## before
// top
module top(
    input logic clk,
    input logic rst,
    output logic    RGB_G,
    output logic    RGB_R,
    output logic    RGB_B
);
    logic red_out;
    integer red;
    logic green_out;
    integer green;
    logic blue_out;
    integer blue;
    ramp #(
        .steps (7'b1100011)
    )
    u1 (
        .clk (clk),
        .rst (rst),
        .pwm_value (red)
    );
    ramp #(
        .steps (7'b0111000)
    )
    u2 (
            .clk (clk),
            .rst (rst),
            .pwm_value (green)
        );
    ramp #(
        .steps (7'b0001110)
    )
    u3 (
        .clk (clk),
        .rst (rst),
        .pwm_value (blue)
    );
    pwm u4 (
        .clk (clk),
        .rst (rst),
        .duty_cycle (red),
        .pwm_out (red_out)
    );
    assign RGB_R = red_out;
    pwm u5 (
        .clk (clk),
        .rst (rst),
        .duty_cycle (green),
        .pwm_out (green_out)
    );
    assign RGB_G = green_out;
    pwm u6 (
        .clk (clk),
        .rst (rst),
        .duty_cycle (blue),
        .pwm_out (blue_out)
    );
    assign RGB_B = blue_out;
endmodule
clock: 7.5 ns
lec_check: 0
abc_area: 0
cap_margin: 30
cell_pad_in_sites_detail_placement: 2
cell_pad_in_sites_global_placement: 1
core_aspect_ratio: 0.9
core_margin: 2
core_utilization: 15
cts_cluster_size: 30
gpl_timing_driven: 0
min_routing_layer: met2
setup_slack_margin: 0.26
slew_margin: 5
tns_end_percent: 75
run.sh (not shown) runs the stock make flow with config.mk's settings and CLKGATE_MAP_FILE=.
Every stage of the flow completed for before, and the final layout passed the timing, design-rule and antenna checks.
Changes in after relative to before:
Settings: changing CAP_MARGIN from 30 to 20; removing CTS_CLUSTER_SIZE (formerly 30); removing GPL_TIMING_DRIVEN (formerly 0); removing CELL_PAD_IN_SITES_DETAIL_PLACEMENT (formerly 2); changing CORE_UTILIZATION from 15 to 72; removing TNS_END_PERCENT (formerly 75); removing CELL_PAD_IN_SITES_GLOBAL_PLACEMENT (formerly 1); removing SETUP_SLACK_MARGIN (formerly 0.26); removing CORE_ASPECT_RATIO (formerly 0.9); removing ABC_AREA (formerly 0); removing MIN_ROUTING_LAYER (formerly met2); changing SLEW_MARGIN from 5 to 20; setting PLACE_DENSITY_LB_ADDON to 0.26 for the first time; changing the clock period (ns, I/O delays scaled along) from 7.5 to 4.17.
Findings:
- Going from before to after, total of plain and repair buffers excluding clock buffers grows by 15.
- Status after: flow complete, layout not clean - negative setup slack
- Busiest layer in global routing: met3 -> before, met2 -> after
- On fmax: between after and before, it ends up higher for after.
- Run comparison: before critical-path cell with the highest stage delay nor4_2; after critical-path cell with the highest stage delay or4_4
- For before, the start point of the critical path was u1.stage[3], unlike after, where it was u6.pwm_on[5].
- before → after: post-route core utilization increased 63 points; setup slack after placement decreased 2.17 ns.

Starting RTL as in the previous note.
Settings: LEC_CHECK=0, ABC_AREA=0, CAP_MARGIN=20, CORE_ASPECT_RATIO=1.48, CORE_MARGIN=2, CORE_UTILIZATION=70, CTS_CLUSTER_SIZE=97, SETUP_SLACK_MARGIN=0.53, SLEW_MARGIN=20, TNS_END_PERCENT=75; clock period 3.88 ns.
The first run completed, yet does not pass: negative setup slack.
Next try:
- CORE_UTILIZATION: 70 -> 65
- SETUP_SLACK_MARGIN: 0.53 -> not set
- clock period: 3.88 -> 3.69 ns (I/O delays scaled with it)
What happened:
- The changed run finished with negative setup slack left
- hold slack got worse by 0.031 ns
- via count falls by 1.6%
- final cell count rises by 3.5%
- die area rises by 7.6%
- flip-flop count is unchanged
Next try:
- CORE_UTILIZATION: 65 -> 71
- MAX_ROUTING_LAYER: not set -> met4
- PLACE_DENSITY_LB_ADDON: not set -> 0.01
- SETUP_SLACK_MARGIN: not set -> 2.02
- clock period: 3.69 -> 7.04 ns (I/O delays scaled with it)
The new run completed with no timing, DRC or antenna violations. Clock power drops by 45%. Hold slack gains 0.027 ns. Setup slack gains 3.0 ns. Die area drops by 8.3%. Total power drops by 47%. Via count drops by 7.4%. Register-to-register slack gains 3.0 ns. Cell area drops by 13%. Sequential share of layout area climbs by 3.3 points.
Next try:
- CORE_ASPECT_RATIO: 1.48 -> 0.95
- CORE_UTILIZATION: 71 -> 70
- MAX_ROUTING_LAYER: met4 -> not set
- PLACE_DENSITY_LB_ADDON: 0.01 -> not set
- SETUP_SLACK_MARGIN: 2.02 -> -0.3
- clock period: 7.04 -> 2.99 ns (I/O delays scaled with it)
Now the flow ran to the end with violations: max-capacitance violations, max-slew violations, negative setup slack.
Non-clock buffer count rose by 908.
Routed wire length rose by well over a third.
Clock skew rose by 0.024 ns.
Design area rose by a quarter to a third.
Sequential share of layout area fell by 5.0 points.
Next try:
- ABC_AREA: 0 -> not set
- CORE_ASPECT_RATIO: 0.95 -> not set
- CORE_UTILIZATION: 70 -> 40
- CTS_CLUSTER_SIZE: 97 -> not set
- SETUP_SLACK_MARGIN: -0.3 -> not set
- TNS_END_PERCENT: 75 -> not set
- clock period: 2.99 -> 4.81 ns (I/O delays scaled with it)
The new run completed without violations.
Worst setup slack improves by 3.5 ns.
Sequential share of layout area is higher by 4.1 points.
Routed wire length goes down by 50%.
Via count came out lower by 30%.
Clock power fell by 31%.
Maximum frequency came out higher by 37%.
Sequential power went down by 38%.
Total power is lower by 35%.

Setup of v53:
The RTL this note starts from:
==> flow/design.v <==
module pwm #(
    parameter step = 10000
)(
    input logic clk, 
    input logic rst,
    input integer duty_cycle,  
    output logic pwm_out
);
    integer pwm_on;
    localparam integer scalar = step/100;
    int pwm_count;
    logic switch;
    always_ff @(posedge clk) begin
        if (rst) begin
            pwm_on <= 0;
            pwm_count <= 0;
            switch <= 0;
        end
        else begin
        pwm_on <= duty_cycle*scalar;
        if (duty_cycle >= 99 || duty_cycle <= 1) begin
            if (duty_cycle >= 99) begin
                switch <= 0;
            end
            if (duty_cycle <= 1) begin
                switch <= 1;
            end
        end
        else begin
            if (pwm_count > pwm_on - 1) begin
                switch <= 1;
                if (pwm_count > step - 1) begin
                    pwm_count <= 0;
                    switch <= 0;
                end
                else begin
                    pwm_count <= pwm_count + 1;
                end
            end
            else begin
                pwm_count <= pwm_count + 1;
            end
        end
        end
    end
    assign pwm_out = (switch) ? 1'b1 : 1'b0;
endmodule
module ramp #(
    parameter step = 2000000,  
    parameter [0:6] steps = 7'b0011100,  
    parameter int n_steps = $bits(steps)
)(
    input logic clk,
    input logic rst,
    output int pwm_value
);
    integer stage;  
    integer count;  
    integer pwm_count;  
    localparam integer substep = step / 100;
    function automatic integer rate(input integer i);
        integer next;
        integer current;
        begin
            if (i < n_steps - 1) next = steps[i + 1] ? 100 : 0;
            else next = steps[0] ? 100 : 0;
            current = steps[i] ? 100 : 0;
            rate = (next - current) / 100;
        end
    endfunction
    integer stage_rate;
    always_comb begin
        stage_rate = 0;
        for (int i = 0; i < n_steps; i++)
            if (stage == i) stage_rate = rate(i);
    end
    always_ff @(posedge clk) begin
        if (rst) begin
            stage <= 0;
            count <= 0;
            pwm_count <= 0;
            if (steps[0]) pwm_value <= 100;
            else pwm_value <= 0;
        end
        else begin
        pwm_count <= pwm_count + 1;
        if (pwm_count == substep - 1) begin
            pwm_value <= pwm_value + stage_rate;
            pwm_count <= 0;
        end
        count <= count + 1;  
        if (count == step) begin
            count <= 0;  
            if (stage < n_steps - 1) begin
                stage <= stage + 1;
            end 
            else begin
                stage <= 0;
                if (steps[0]) pwm_value <= 100;
                else pwm_value <= 0;
            end
        end
        end
    end
endmodule
module top(
    input logic clk,
    input logic rst,
    output logic    RGB_G,
    output logic    RGB_R,
    output logic    RGB_B
);
    logic red_out;
    integer red;
    logic green_out;
    integer green;
    logic blue_out;
    integer blue;
    ramp #(
        .steps (7'b1100011)
    )
    u1 (
        .clk (clk),
        .rst (rst),
        .pwm_value (red)
    );
    ramp #(
        .steps (7'b0111000)
    )
    u2 (
            .clk (clk),
            .rst (rst),
            .pwm_value (green)
        );
    ramp #(
        .steps (7'b0001110)
    )
    u3 (
        .clk (clk),
        .rst (rst),
        .pwm_value (blue)
    );
    pwm u4 (
        .clk (clk),
        .rst (rst),
        .duty_cycle (red),
        .pwm_out (red_out)
    );
    assign RGB_R = red_out;
    pwm u5 (
        .clk (clk),
        .rst (rst),
        .duty_cycle (green),
        .pwm_out (green_out)
    );
    assign RGB_G = green_out;
    pwm u6 (
        .clk (clk),
        .rst (rst),
        .duty_cycle (blue),
        .pwm_out (blue_out)
    );
    assign RGB_B = blue_out;
endmodule
make LEC_CHECK=0 ABC_AREA=1 CAP_MARGIN=20 CELL_PAD_IN_SITES_GLOBAL_PLACEMENT=1 CORE_ASPECT_RATIO=1.8 CORE_MARGIN=2 CORE_UTILIZATION=51 CTS_CLUSTER_DIAMETER=170 GPL_ROUTABILITY_DRIVEN=0 MAX_ROUTING_LAYER=met4 PLACE_DENSITY_LB_ADDON=0.22 SETUP_SLACK_MARGIN=1.25 SLEW_MARGIN=0 finish   # period 5.95 ns
v53 completed every stage of the flow, and the final layout passed the timing, design-rule and antenna checks.
--- input diff v53..v54 ---
==> flow/config.mk <==
export PLATFORM = sky130hd
export DESIGN_NAME = top
export DESIGN_NICKNAME = top
export VERILOG_FILES = /design/flow/design.v
export SDC_FILE = /design/flow/constraint.sdc
export NUM_CORES = 4
export LEC_CHECK = 0
export ABC_AREA = 1
export CAP_MARGIN = 20
export CORE_MARGIN = 2
export CORE_UTILIZATION = 72
export PLACE_DENSITY_LB_ADDON = 0.26
export SLEW_MARGIN = 20
export TNS_END_PERCENT = 5
==> flow/constraint.sdc <==
create_clock -name core_clock -period 2.85 [get_ports {clk}]
set_input_delay 0.5700 -clock core_clock [delete_from_list [all_inputs] [get_ports {clk}]]
set_output_delay 0.5700 -clock core_clock [all_outputs]
set_load 0.01 [all_outputs]
### Flow results
v53: PASS, flow complete, no timing, DRC or antenna violations
What ended v54 was a tool error in 5_1_grt; the run never finished.
Number of buffers added for setup after CTS (higher): v54
Comparing v53 against v54, there is no change at all in post-synthesis xor/xnor area fraction.
Cell area after placement is higher on v54
Here is what was changed in the inputs of v26 compared with v54.
--- a/flow/config.mk
+++ b/flow/config.mk
@@ -7,7 +7,10 @@
 export LEC_CHECK = 0
-export ABC_AREA = 1
+export ABC_AREA = 0
 export CAP_MARGIN = 20
+export CORE_ASPECT_RATIO = 0.71
 export CORE_MARGIN = 2
 export CORE_UTILIZATION = 72
-export PLACE_DENSITY_LB_ADDON = 0.26
+export CTS_CLUSTER_SIZE = 97
+export PLACE_DENSITY_LB_ADDON = 0.02
+export SETUP_SLACK_MARGIN = 1.23
 export SLEW_MARGIN = 20
==> flow/constraint.sdc <==
create_clock -name core_clock -period 4.21 [get_ports {clk}]
set_input_delay 0.8420 -clock core_clock [delete_from_list [all_inputs] [get_ports {clk}]]
set_output_delay 0.8420 -clock core_clock [all_outputs]
set_load 0.01 [all_outputs]
Findings:
v26 finished every stage; the final checks, however, were not passed, the failures being setup timing.
Going from v54 to v26, count of library flops with an enable pin flat, fraction of synthesized cell area in xor and xnor cells up 6.5 points.
Of v26 and v54, it is v26 that has the lower number of cell instances after yosys synthesis.
### v26 -> v13
--- a/flow/config.mk
+++ b/flow/config.mk
@@ -9,8 +9,7 @@
 export CAP_MARGIN = 20
-export CORE_ASPECT_RATIO = 0.71
 export CORE_MARGIN = 2
 export CORE_UTILIZATION = 72
-export CTS_CLUSTER_SIZE = 97
-export PLACE_DENSITY_LB_ADDON = 0.02
-export SETUP_SLACK_MARGIN = 1.23
+export CTS_CLUSTER_DIAMETER = 209
+export PLACE_DENSITY = 0.94
+export SETUP_SLACK_MARGIN = -0.03
 export SLEW_MARGIN = 20
==> flow/constraint.sdc <==
create_clock -name core_clock -period 3.56 [get_ports {clk}]
set_input_delay 0.7120 -clock core_clock [delete_from_list [all_inputs] [get_ports {clk}]]
set_output_delay 0.7120 -clock core_clock [all_outputs]
set_load 0.01 [all_outputs]
## What came out
- FAIL v13 @ 5_1_grt: tool exited with error
- Of v26 and v13, the higher worst slack after detailed placement belongs to v26.
- Taking v26 as the reference, in v13 synthesized area barely changed; die outline area barely changed.
- Comparing v13 against v26, there is no change at all in post-synthesis share of cell area spent on xor and xnor gates.
- The area reported by Yosys stat was comparable across v26 and v13.
- Relative to v26, area after detailed placement has increased by 3100 um^2 in v13.
- Area of the core: v13 higher than v26

RTL: the design.v shown in full above, as it stands there.
Settings: LEC_CHECK=0, CAP_MARGIN=20, CORE_MARGIN=2, CORE_UTILIZATION=65, SLEW_MARGIN=20; clock period 4.44 ns.
The starting point finished with setup timing left.
Rerun with:
--- a/flow/config.mk
+++ b/flow/config.mk
@@ -7,0 +8 @@
+export ABC_AREA = 1
@@ -8,0 +10 @@
+export CORE_ASPECT_RATIO = 0.94
@@ -10 +12,2 @@
-export CORE_UTILIZATION = 65
+export CORE_UTILIZATION = 71
+export CTS_CLUSTER_SIZE = 97
@@ -11,0 +15 @@
+export TNS_END_PERCENT = 75
==> flow/constraint.sdc (replaced) <==
create_clock -name core_clock -period 3.14 [get_ports {clk}]
set_input_delay 0.6280 -clock core_clock [delete_from_list [all_inputs] [get_ports {clk}]]
set_output_delay 0.6280 -clock core_clock [all_outputs]
set_load 0.01 [all_outputs]
=> This time the run ended with an error in global routing on GRT-0232. Die size came out higher by 7.3%. Synthesized area goes up by 17%. Synthesized cell count increases by 44%.
Rerun with:
--- a/flow/config.mk
+++ b/flow/config.mk
@@ -8 +7,0 @@
-export ABC_AREA = 1
@@ -10 +8,0 @@
-export CORE_ASPECT_RATIO = 0.94
@@ -12,2 +10 @@
-export CORE_UTILIZATION = 71
-export CTS_CLUSTER_SIZE = 97
+export CORE_UTILIZATION = 63
@@ -15 +11,0 @@
-export TNS_END_PERCENT = 75
==> flow/constraint.sdc (replaced) <==
create_clock -name core_clock -period 4.81 [get_ports {clk}]
set_input_delay 0.9620 -clock core_clock [delete_from_list [all_inputs] [get_ports {clk}]]
set_output_delay 0.9620 -clock core_clock [all_outputs]
set_load 0.01 [all_outputs]
After rerunning: Now the flow completed with no timing, DRC or antenna violations; synthesized area goes down by 15%; die size drops by 3.9%; synthesized cell count shrinks by 31%.
Rerun with:
--- a/flow/config.mk
+++ b/flow/config.mk
@@ -10 +10 @@
-export CORE_UTILIZATION = 63
+export CORE_UTILIZATION = 35
==> flow/constraint.sdc (replaced) <==
create_clock -name core_clock -period 10.0 [get_ports {clk}]
set_input_delay 2.0000 -clock core_clock [delete_from_list [all_inputs] [get_ports {clk}]]
set_output_delay 2.0000 -clock core_clock [all_outputs]
set_load 0.01 [all_outputs]
Result: The new run finished clean; cell count climbs by 11%; synthesized cell count stays the same; via count falls by 0.44%; non-clock buffer count went down by 10; register-to-register slack gets better by 4.7 ns.

Starts from the design.v that is shown in full above.
make LEC_CHECK=0 ABC_AREA=0 CAP_MARGIN=20 CELL_PAD_IN_SITES_DETAIL_PLACEMENT=2 CELL_PAD_IN_SITES_GLOBAL_PLACEMENT=1 CORE_ASPECT_RATIO=0.9 CORE_MARGIN=2 CORE_UTILIZATION=15 CTS_CLUSTER_SIZE=97 GPL_TIMING_DRIVEN=0 MIN_ROUTING_LAYER=met2 SETUP_SLACK_MARGIN=0.26 SLEW_MARGIN=25 TNS_END_PERCENT=75 finish   # period 7.5 ns
The baseline completed without violations.
Change:
Settings changed: CAP_MARGIN 20 to 30, CORE_UTILIZATION 15 to 50, CTS_CLUSTER_SIZE 97 to 30, MAX_ROUTING_LAYER set to met4, SLEW_MARGIN 25 to 5.
What happened:
- With this change the flow stopped in detailed placement (3_5_place_dp) (DPL-0033)
- die size shrinks by 70%
- synthesized cell count stays the same
- synthesized area stays the same
Change:
Settings changed: CAP_MARGIN 30 to 20, CELL_PAD_IN_SITES_DETAIL_PLACEMENT 2 to not set, CELL_PAD_IN_SITES_GLOBAL_PLACEMENT 1 to not set, CORE_ASPECT_RATIO 0.9 to not set, CORE_UTILIZATION 50 to 28, CTS_CLUSTER_SIZE 30 to not set, HOLD_SLACK_MARGIN set to 0.27, MIN_ROUTING_LAYER met2 to not set, SETUP_SLACK_MARGIN 0.26 to 2.48, SLEW_MARGIN 5 to 25, TNS_END_PERCENT 75 to not set.
Clock period 7.5 ns to 10.0 ns, I/O delays scaled along.
This time the run ran to the end with no violations.
Synthesized cell count stays the same.
Die area rises by 77%.
Synthesized area does not change.
Change:
Settings changed: ABC_AREA 0 to 1, CAP_MARGIN 20 to 5, CELL_PAD_IN_SITES_DETAIL_PLACEMENT set to 1, CELL_PAD_IN_SITES_GLOBAL_PLACEMENT set to 2, CORE_UTILIZATION 28 to 53, CTS_CLUSTER_DIAMETER set to 187, GPL_TIMING_DRIVEN 0 to not set, HOLD_SLACK_MARGIN 0.27 to 0.13, MAX_ROUTING_LAYER met4 to not set, PLACE_DENSITY set to 0.42, SETUP_SLACK_MARGIN 2.48 to not set, SLEW_MARGIN 25 to 10.
After rerunning: This time the run aborted during global placement without I/O (3_1_place_gp_skip_io) with GPL-0301; synthesized area rises by about 17%; die area falls by 38%; synthesized cell count came out higher by 44%.
Change:
Settings changed: ABC_AREA 1 to 0, CAP_MARGIN 5 to 35, CELL_PAD_IN_SITES_DETAIL_PLACEMENT 1 to not set, CELL_PAD_IN_SITES_GLOBAL_PLACEMENT 2 to not set, CORE_ASPECT_RATIO set to 0.96, CORE_UTILIZATION 53 to 28, CTS_CLUSTER_DIAMETER 187 to 60, GPL_TIMING_DRIVEN set to 1, HOLD_SLACK_MARGIN 0.13 to 0.27, MAX_ROUTING_LAYER set to met5, MIN_ROUTING_LAYER set to met2, PLACE_DENSITY 0.42 to not set, PLACE_DENSITY_LB_ADDON set to 0.06, SETUP_SLACK_MARGIN set to 0.59, SLEW_MARGIN 10 to 5.
Effect: Now the flow produced a clean layout; die area grows by 60%; synthesized cell count went down by 31%; synthesized area fell by 15%.
No activity file was given, so power comes from the tool's default toggle rates.
